## job 7757
// Calculator2_0
module Calculator2_0(clk, rst, col, btn, btnres, fil, Sseg, anodos);
	input clk;
	input rst;
	input [3:0] col;
	input btn;
	input btnres;
	output [3:0] fil;
	output [6:0] Sseg;
	output [7:0] anodos;
	wire clk1kHz;
	wire clk20Hz;
	wire [3:0]tecla;
	wire [20:0] Ssegnum1;
	wire [20:0] Ssegnum2;
	wire [6:0] signo1;
	wire [6:0] operador;
	wire [9:0] num1;
	wire [9:0] num2;
	wire sig1;
	wire [1:0] oper;
	wire [19:0] resultado;
	wire [1:0] signo_resultado;
	wire [23:0] dres;
	wire [6:0] CSseg;
	divfreq div(clk, rst, clk1kHz);
	divfreq20 div20(clk, rst, clk20Hz);
	Barrido_filas barfil(clk, rst, clk20Hz, fil);
	Comparador_col comp(clk, rst, fil, col, tecla);
	Conversor print(tecla, CSseg);
	Barrido_displays bardisp(clk, rst, btn, btnres, CSseg, clk1kHz, dres, signo_resultado, Sseg, anodos, Ssegnum1, Ssegnum2, operador, signo1);
	Ssegtobin convsegtobin(clk, rst, Ssegnum1, Ssegnum2, signo1, operador, num1, num2, sig1, oper);
	Operacion op(num1, num2, sig1, oper, resultado, signo_resultado);
	Digitos_result digres(resultado, dres);
endmodule
clock: 115.0 ns
lec_check: 0
abc_area: 1
cap_margin: 15
cell_pad_in_sites_global_placement: 3
core_aspect_ratio: 0.62
core_margin: 6
core_utilization: 41
gpl_routability_driven: 1
max_routing_layer: met5
min_routing_layer: met2
place_density: 0.37
setup_slack_margin: -2.0
slew_margin: 20
tns_end_percent: 95
run.sh (not shown) runs the stock make flow with config.mk's settings and CLKGATE_MAP_FILE=.
Job 7757: it failed during global placement without I/O (3_1_place_gp_skip_io), and the tool reported GPL-0301.
Setup changes, job 7757 to job 6799
Settings: CAP_MARGIN: 15 -> 20; SETUP_SLACK_MARGIN: -2.0 -> unset; MAX_ROUTING_LAYER: met5 -> unset; CORE_MARGIN: 6 -> 2; MIN_ROUTING_LAYER: met2 -> unset; GPL_ROUTABILITY_DRIVEN: 1 -> unset; TNS_END_PERCENT: 95 -> unset; CELL_PAD_IN_SITES_GLOBAL_PLACEMENT: 3 -> unset; CORE_UTILIZATION: 41 -> 68; CORE_ASPECT_RATIO: 0.62 -> unset; PLACE_DENSITY: 0.37 -> unset; the clock period (ns, I/O delays scaled along): 115.0 -> 113.0.
Job 6799 ran to completion and came out clean on the timing, design-rule and antenna checks.
Measured against each other, job 6799 and job 7757 differ in total core area, the higher figure coming from job 7757.
Delta (job 6799 minus job 7757): height of the chip fell about 4%.
As far as number of enable flip-flop cells goes, job 7757 and job 6799 are indistinguishable; the numbers are identical.
Looking at job 6799 and job 7757, the netlist area before placement is a wash.
Taking job 7757 as the reference, in job 6799 and-or/or-and share of the synthesized area level, area fraction in full adders, half adders and majority gates level.
Min width of the chip across job 6799 and job 7757: job 6799
Between job 6799 and job 7757, the difference in share of flip-flops with an asynchronous set or reset is negligible.
Compared with job 7757, job 6799 shows a core utilization at floorplan that is 27 points higher.
Job 6799 improves on job 7757 in die size.
For job 4135, these inputs were changed with respect to job 6799:
Settings: ABC_AREA removed (was 1); CORE_UTILIZATION changed from 68 to 58; the clock period (ns, I/O delays scaled along) changed from 113.0 to 58.3.
==> comparison <==
- STATUS run=job 4135 STAGES=ALL_DONE FINAL_CHECKS=FAILED CAUSE=max-capacitance violations, max-slew violations, negative setup slack
- Job 6799 reached the end of the flow, and the finished layout is clean on the timing, design-rule and antenna checks.
- Average via count per standard cell grows by more than 10% when moving from job 6799 to job 4135.
- Of the two values seen for slowest cell on the critical path, nor2_1 was produced by job 6799 and a311oi_2 by job 4135.
- NOTE: count of vias placed by the detailed router in job 4135 exceeds that of job 6799
- Utilization was lower in job 6799 than in job 4135.
- Going from job 6799 to job 4135, proportion of cell area spent on the clock network decreased 0.46 points; final instance count without filler cells went up by 848; slack of the critical path has decreased.
- Summary of job 4135 over job 6799: post-place instance area up 14000 um2; multi-input combinational gate total shrank by 960.
Relative to job 4135, the following input files were edited for job 8513:
Settings: PLACE_DENSITY: unset -> 0.43; CTS_CLUSTER_SIZE: unset -> 99; ABC_AREA: unset -> 1; TNS_END_PERCENT: unset -> 40; CTS_CLUSTER_DIAMETER: unset -> 365; CORE_UTILIZATION: 58 -> 72; the clock period (ns, I/O delays scaled along): 58.3 -> 60.0.
==> comparison <==
Relative to job 4135, the weighted congestion at the end of routability-driven global placement measured on job 8513 has increased by more than 10%. Diff job 4135 and job 8513: average cell area after synthesis lower in job 8513. Row post-placement cell count: job 8513 higher / job 4135 lower. Job 4135 ran in full, but the layout does not pass; the checks complain about max-capacitance violations, max-slew violations, negative setup slack. Job 8513 did not run to completion, as it errored out during clock tree synthesis (4_1_cts). Between job 4135 and job 8513, the post-synthesis mux area share is higher for job 4135. Netlist area before placement was higher in the run labelled job 8513. Relative to job 4135, area fraction in compound gates after synthesis has gone down in job 8513. Cell row count (job 8513 over job 4135): decrease, 8. Job 8513 against job 4135: height of the die went down, post-detailed-placement cell area has increased, die area now smaller, cell count after synthesis higher.
